==> run A <==
==> flow/design.v (excerpt) <==
module ieee754multiplier (
    input logic clk, rst_n,
    input logic [31:0] a_i,
    input logic [31:0] b_i,
    input logic start_i,
    output logic done_o,
    output logic nan_o,
    output logic inifinit_o,
    output logic overflow_o,
    output logic underflow_o,
    output logic [31:0] product_o
);
Settings: LEC_CHECK=0, CAP_MARGIN=40, CELL_PAD_IN_SITES_DETAIL_PLACEMENT=0, CORE_ASPECT_RATIO=0.93, CORE_MARGIN=2, CORE_UTILIZATION=72, CTS_CLUSTER_DIAMETER=242, CTS_CLUSTER_SIZE=21, GPL_TIMING_DRIVEN=1, MAX_ROUTING_LAYER=met5, SETUP_SLACK_MARGIN=-0.6, SLEW_MARGIN=25, TNS_END_PERCENT=10; clock period 6.24 ns.
run.sh (not shown) runs the stock make flow with config.mk's settings and CLKGATE_MAP_FILE=.
==> inputs of run Z, as changes to run A <==
CAP_MARGIN = 20   (was 40)
CELL_PAD_IN_SITES_DETAIL_PLACEMENT = default   (was 0)
CORE_ASPECT_RATIO = default   (was 0.93)
CORE_UTILIZATION = 23   (was 72)
CTS_CLUSTER_DIAMETER = default   (was 242)
CTS_CLUSTER_SIZE = default   (was 21)
GPL_TIMING_DRIVEN = default   (was 1)
MAX_ROUTING_LAYER = default   (was met5)
SETUP_SLACK_MARGIN = default   (was -0.6)
SLEW_MARGIN = 20   (was 25)
TNS_END_PERCENT = default   (was 10)
==> flow/constraint.sdc (replaced) <==
create_clock -name core_clock -period 8.35 [get_ports {clk}]
set_input_delay 1.6700 -clock core_clock [delete_from_list [all_inputs] [get_ports {clk}]]
set_output_delay 1.6700 -clock core_clock [all_outputs]
set_load 0.01 [all_outputs]
==> results <==
metric	run A	run Z
Result of the run	finished with violations	no timing/DRC/antenna violations
Reasons for failing layout checks	negative setup slack	-
Detailed-routing iteration count for the pre-antenna-repair pass	9	5
Finished Layout Cells	3515	4181
Fraction of met2 tracks used by global routing	76.0%	22.0%
Non-clock buffer share	14.1%	5.91%
Number of signal-net buffers in the layout	484	186
Resize count post-CTS	114	0
Total placed cells including tap cells	3422	4149
Post-Place Cell Area	28500 um^2	27600 um^2
Vias/cell	6.38	4.39
Worst reg2reg path depth	25	23
Tot GR Track Use	47.1%	12.9%
Avg WL per Cell	25.2 um	16.5 um
Pin count of the biggest net entering global routing	59	66
Placer Congestion	1.02	0.887
Setup Fix Bufs, Post-CTS	50	0
Floorplan die area	35900 um^2	110000 um^2
Die outline height	183 um	332 um
Register-to-register path setup slack	-1.47 ns	0.37 ns
Drt first-iter violations	2492	941
Number of global-route vias before repair	23700	19900

---

==> run E <==
==> flow/design.v <==
module ieee754multiplier (
    input logic clk, rst_n,
    input logic [31:0] a_i,
    input logic [31:0] b_i,
    input logic start_i,
    output logic done_o,
    output logic nan_o,
    output logic inifinit_o,
    output logic overflow_o,
    output logic underflow_o,
    output logic [31:0] product_o
);
typedef enum logic[1:0] {
    INITIAL_STATE = 2'b00,
    MULTIPLY_STEP = 2'b01,
    RESULT_VERIFICATION_STEP = 2'b10,
    DONE = 2'b11
} MULTIPLIER_FSM_STATE;
MULTIPLIER_FSM_STATE current_state;
logic [31:0] a_r, b_r;  
logic signal_a, signal_b;
logic [7:0] exponent_a, exponent_b;
logic [23:0] mantissa_a, mantissa_b;  
logic [47:0] mantissa_temp;
logic [9:0] exponent_temp;
logic [31:0] product_r;      
logic [1:0]  exponent_hi_r;  
always_comb begin : MULTIPLIER_COMB_BLOCK
    signal_a = a_r[31];  
    signal_b = b_r[31];  
    exponent_a = a_r[30:23];  
    exponent_b = b_r[30:23];  
    mantissa_a[23] = 1;
    mantissa_a[22:0] = a_r[22:0];   
    mantissa_b[23] = 1;
    mantissa_b[22:0] = b_r[22:0];   
    if (mantissa_a[22-:23] == 0 || mantissa_b[22-:23] == 0) begin  
        mantissa_temp = 0;  
        exponent_temp = 0;  
    end else begin
        mantissa_temp = mantissa_a * mantissa_b;  
        exponent_temp = exponent_a + exponent_b - 127;  
        if (mantissa_temp[47] == 1) begin  
            mantissa_temp = mantissa_temp >> 1;  
            exponent_temp = exponent_temp + 1;  
        end
    end
end
always_ff @(posedge clk, negedge rst_n) begin : MULTIPLIER_FF_BLOCK
    if(!rst_n) begin
        current_state <= INITIAL_STATE;
        a_r <= 32'b0;
        b_r <= 32'b0;
        product_r <= 32'b0;
        exponent_hi_r <= 2'b0;
        done_o <= 1'b0;
        nan_o <= 1'b0;
        inifinit_o <= 1'b0;
        overflow_o <= 1'b0;
        underflow_o <= 1'b0;
        product_o <= 32'b0;
    end else begin
        case (current_state)
            INITIAL_STATE, DONE: begin
                done_o <= 1'b0;
                if (start_i) begin
                    a_r <= a_i;
                    b_r <= b_i;
                    current_state <= MULTIPLY_STEP;
                end else begin
                    current_state <= INITIAL_STATE;
                end
            end
            MULTIPLY_STEP: begin
                product_r[31] <= signal_a ^ signal_b;  
                product_r[30:23] <= exponent_temp[7:0];  
                product_r[22:0] <= mantissa_temp[45:23];  
                exponent_hi_r <= exponent_temp[9:8];
                current_state <= RESULT_VERIFICATION_STEP;
            end
            RESULT_VERIFICATION_STEP: begin
                nan_o <= 1'b0;
                inifinit_o <= 1'b0;
                overflow_o <= 1'b0;
                underflow_o <= 1'b0;
                product_o <= product_r;
                if (product_r[30:23] == 8'hFF && product_r[22:0] != 23'b00) begin
                    nan_o <= 1'b1;
                    product_o <= 32'b00;
                end else if (product_r[30:23] == 8'b11111111 && product_r[22:0] == 23'b0) begin
                    inifinit_o <= 1'b1;
                end else if (exponent_hi_r[0] == 1'b1 || exponent_hi_r[1] == 1'b1) begin
                    overflow_o <= 1'b1;
                    product_o <= 32'h7FFFFFFF;
                end else if (product_r[30:23] == 8'b00000000) begin
                    underflow_o <= 1'b1;
                    product_o <= 32'b00;
                end
                done_o <= 1'b1;
                current_state <= DONE;
            end
        endcase
    end
end
endmodule
==> flow/run.sh <==
#!/bin/bash
# the make line also repeats each setting of config.mk as NAME=value (left out here)
make -C /OpenROAD-flow-scripts/flow DESIGN_CONFIG=/design/flow/config.mk WORK_HOME=/design/flow/orfs CLKGATE_MAP_FILE= finish
==> flow/config.mk <==
export PLATFORM = sky130hd
export DESIGN_NAME = ieee754multiplier
export DESIGN_NICKNAME = ieee754multiplier
export VERILOG_FILES = /design/flow/design.v
export SDC_FILE = /design/flow/constraint.sdc
export NUM_CORES = 4
export LEC_CHECK = 0
export CAP_MARGIN = 5
export CORE_MARGIN = 2
export CORE_UTILIZATION = 69
export PLACE_DENSITY = 0.38
export SLEW_MARGIN = 20
export TNS_END_PERCENT = 10
==> flow/constraint.sdc <==
create_clock -name core_clock -period 6.32 [get_ports {clk}]
set_input_delay 1.2640 -clock core_clock [delete_from_list [all_inputs] [get_ports {clk}]]
set_output_delay 1.2640 -clock core_clock [all_outputs]
set_load 0.01 [all_outputs]
==> run Y (differences from run E) <==
--- a/flow/config.mk
+++ b/flow/config.mk
@@ -7,7 +7,8 @@
 export LEC_CHECK = 0
-export CAP_MARGIN = 5
+export ABC_AREA = 1
+export CAP_MARGIN = 15
 export CORE_MARGIN = 2
-export CORE_UTILIZATION = 69
-export PLACE_DENSITY = 0.38
+export CORE_UTILIZATION = 72
+export CTS_CLUSTER_SIZE = 10
+export SETUP_SLACK_MARGIN = 0.58
 export SLEW_MARGIN = 20
-export TNS_END_PERCENT = 10
==> flow/constraint.sdc (replaced) <==
create_clock -name core_clock -period 8.2 [get_ports {clk}]
set_input_delay 1.6400 -clock core_clock [delete_from_list [all_inputs] [get_ports {clk}]]
set_output_delay 1.6400 -clock core_clock [all_outputs]
set_load 0.01 [all_outputs]
==> run F (differences from run E) <==
--- a/flow/config.mk
+++ b/flow/config.mk
@@ -7,6 +7,10 @@
 export LEC_CHECK = 0
+export ABC_AREA = 1
 export CAP_MARGIN = 5
+export CORE_ASPECT_RATIO = 0.5
 export CORE_MARGIN = 2
-export CORE_UTILIZATION = 69
+export CORE_UTILIZATION = 72
+export CTS_CLUSTER_SIZE = 10
 export PLACE_DENSITY = 0.38
+export SETUP_SLACK_MARGIN = 1.89
 export SLEW_MARGIN = 20
==> run M (differences from run E) <==
--- a/flow/config.mk
+++ b/flow/config.mk
@@ -7,7 +7,9 @@
 export LEC_CHECK = 0
-export CAP_MARGIN = 5
+export ABC_AREA = 1
+export CAP_MARGIN = 20
 export CORE_MARGIN = 2
-export CORE_UTILIZATION = 69
-export PLACE_DENSITY = 0.38
+export CORE_UTILIZATION = 72
+export CTS_CLUSTER_DIAMETER = 363
+export CTS_CLUSTER_SIZE = 95
+export SETUP_SLACK_MARGIN = -0.13
 export SLEW_MARGIN = 20
-export TNS_END_PERCENT = 10
==> flow/constraint.sdc (replaced) <==
create_clock -name core_clock -period 3.48 [get_ports {clk}]
set_input_delay 0.6960 -clock core_clock [delete_from_list [all_inputs] [get_ports {clk}]]
set_output_delay 0.6960 -clock core_clock [all_outputs]
set_load 0.01 [all_outputs]
==> comparison <==
- Of run E and run F, run F has the higher utilization (gap 1.1 points).
- Maximum frequency: run Y < run E < run F.
- In run E the setup slack is worse than in run Y, by 1.7 ns.
- In run F the die area is higher than in run Y, by about 0.24%.
- Run M died in global routing with GRT-0232. Run E completed, yet does not pass: setup timing. Run Y completed with no timing, DRC or antenna violations. Run F finished but fails on setup timing.
- Register-to-register slack: run Y > run F > run E.
- Between run Y and run E, the lower non-clock buffer count is in run Y (gap 342).
- Area after synthesis: run E is smaller than run F (about 6.6%).

---

==> run a: inputs <==
RTL: the design.v shown in full above, as it stands there.
clock: 8.62 ns
lec_check: 0
abc_area: 1
cap_margin: 40
cell_pad_in_sites_detail_placement: 2
cell_pad_in_sites_global_placement: 2
core_aspect_ratio: 0.93
core_margin: 2
core_utilization: 32
cts_cluster_diameter: 88
cts_cluster_size: 69
gpl_routability_driven: 0
gpl_timing_driven: 1
max_routing_layer: met4
place_density: 0.48
setup_slack_margin: 1.16
slew_margin: 10
tns_end_percent: 55
==> inputs of run b, as changes to run a <==
==> flow/config.mk (replaced) <==
export PLATFORM = sky130hd
export DESIGN_NAME = ieee754multiplier
export DESIGN_NICKNAME = ieee754multiplier
export VERILOG_FILES = /design/flow/design.v
export SDC_FILE = /design/flow/constraint.sdc
export NUM_CORES = 4
export LEC_CHECK = 0
export CAP_MARGIN = 40
export CELL_PAD_IN_SITES_DETAIL_PLACEMENT = 0
export CORE_ASPECT_RATIO = 0.93
export CORE_MARGIN = 2
export CORE_UTILIZATION = 72
export CTS_CLUSTER_DIAMETER = 242
export CTS_CLUSTER_SIZE = 21
export GPL_TIMING_DRIVEN = 1
export MAX_ROUTING_LAYER = met5
export PLACE_DENSITY_LB_ADDON = 0.03
export SETUP_SLACK_MARGIN = 1.16
export SLEW_MARGIN = 25
==> flow/constraint.sdc (replaced) <==
create_clock -name core_clock -period 7.59 [get_ports {clk}]
set_input_delay 1.5180 -clock core_clock [delete_from_list [all_inputs] [get_ports {clk}]]
set_output_delay 1.5180 -clock core_clock [all_outputs]
set_load 0.01 [all_outputs]
==> inputs of run c, as changes to run a <==
==> flow/config.mk (replaced) <==
export PLATFORM = sky130hd
export DESIGN_NAME = ieee754multiplier
export DESIGN_NICKNAME = ieee754multiplier
export VERILOG_FILES = /design/flow/design.v
export SDC_FILE = /design/flow/constraint.sdc
export NUM_CORES = 4
export LEC_CHECK = 0
export CAP_MARGIN = 20
export CORE_MARGIN = 2
export CORE_UTILIZATION = 50
export SLEW_MARGIN = 20
==> flow/constraint.sdc (replaced) <==
create_clock -name core_clock -period 9.0 [get_ports {clk}]
set_input_delay 1.8000 -clock core_clock [delete_from_list [all_inputs] [get_ports {clk}]]
set_output_delay 1.8000 -clock core_clock [all_outputs]
set_load 0.01 [all_outputs]
==> inputs of run d, as changes to run a <==
==> flow/config.mk (replaced) <==
export PLATFORM = sky130hd
export DESIGN_NAME = ieee754multiplier
export DESIGN_NICKNAME = ieee754multiplier
export VERILOG_FILES = /design/flow/design.v
export SDC_FILE = /design/flow/constraint.sdc
export NUM_CORES = 4
export LEC_CHECK = 0
export CAP_MARGIN = 40
export CORE_MARGIN = 2
export CORE_UTILIZATION = 72
export CTS_CLUSTER_DIAMETER = 258
export SLEW_MARGIN = 20
==> flow/constraint.sdc (replaced) <==
create_clock -name core_clock -period 6.22 [get_ports {clk}]
set_input_delay 1.2440 -clock core_clock [delete_from_list [all_inputs] [get_ports {clk}]]
set_output_delay 1.2440 -clock core_clock [all_outputs]
set_load 0.01 [all_outputs]
==> flow report <==
===================================================================
Logic depth of the worst path, buffers included                  30
Run status                         no timing/DRC/antenna violations
Post-detailed-routing wire length                          98100 µm
Post-DR wirelength/cell                                     20.9 µm
Xor and xnor area share after synthesis                     0.00396
Iteration count of the initial detailed-routing pass              5
Total die size                                           0.0852 mm²
Core ar.                                                 0.0819 mm²
Post-Layout Cell Count                                         4704
Length of routed wiring on met1                            48500 µm
Slowest cell delay on critical path                         0.55 ns
===================================================================
(the above is from run a)
==> flow report <==
==========================================================================================
Total die size                                                                  0.0359 mm²
TAP cells                                                                              435
Seq_cells                                                                              139
Length of routed wiring on met1                                                   27500 µm
Post-DR wirelength/cell                                                            23.2 µm
Xor and xnor area share after synthesis                                             0.0134
Run status                                                no timing/DRC/antenna violations
Synth top cell by count                                                       sky130_fd_sc_hd__inv_1
Clock edge transition at the registers on the reported setup and hold paths        0.07 ns
Logic depth of the worst path, buffers included                                         29
==========================================================================================
(the above is from run b)
==> flow report <==
==============================================================
Post-Layout Cell Count                                    3422
Xor and xnor area share after synthesis                 0.0134
Logic depth of the worst path, buffers included             23
Post-detailed-routing wire length                     69100 µm
Post-DR wirelength/cell                                20.2 µm
Slowest cell delay on critical path                    1.07 ns
Run status                    no timing/DRC/antenna violations
Length of routed wiring on met1                       27600 µm
Total die size                                      0.0513 mm²
Core ar.                                            0.0490 mm²
==============================================================
(the above is from run c)
==> flow report <==
==============================================================
Run status                                        complete, but fails checks
Layout check faults                               negative setup slack
Post-layout worst setup margin                        -1.33 ns
Logic depth of the worst path, buffers included             28
Xor and xnor area share after synthesis                 0.0134
Slowest cell delay on critical path                    0.73 ns
Core ar.                                            0.0337 mm²
Final setup violation count                                 33
==============================================================
(the above is from run d)
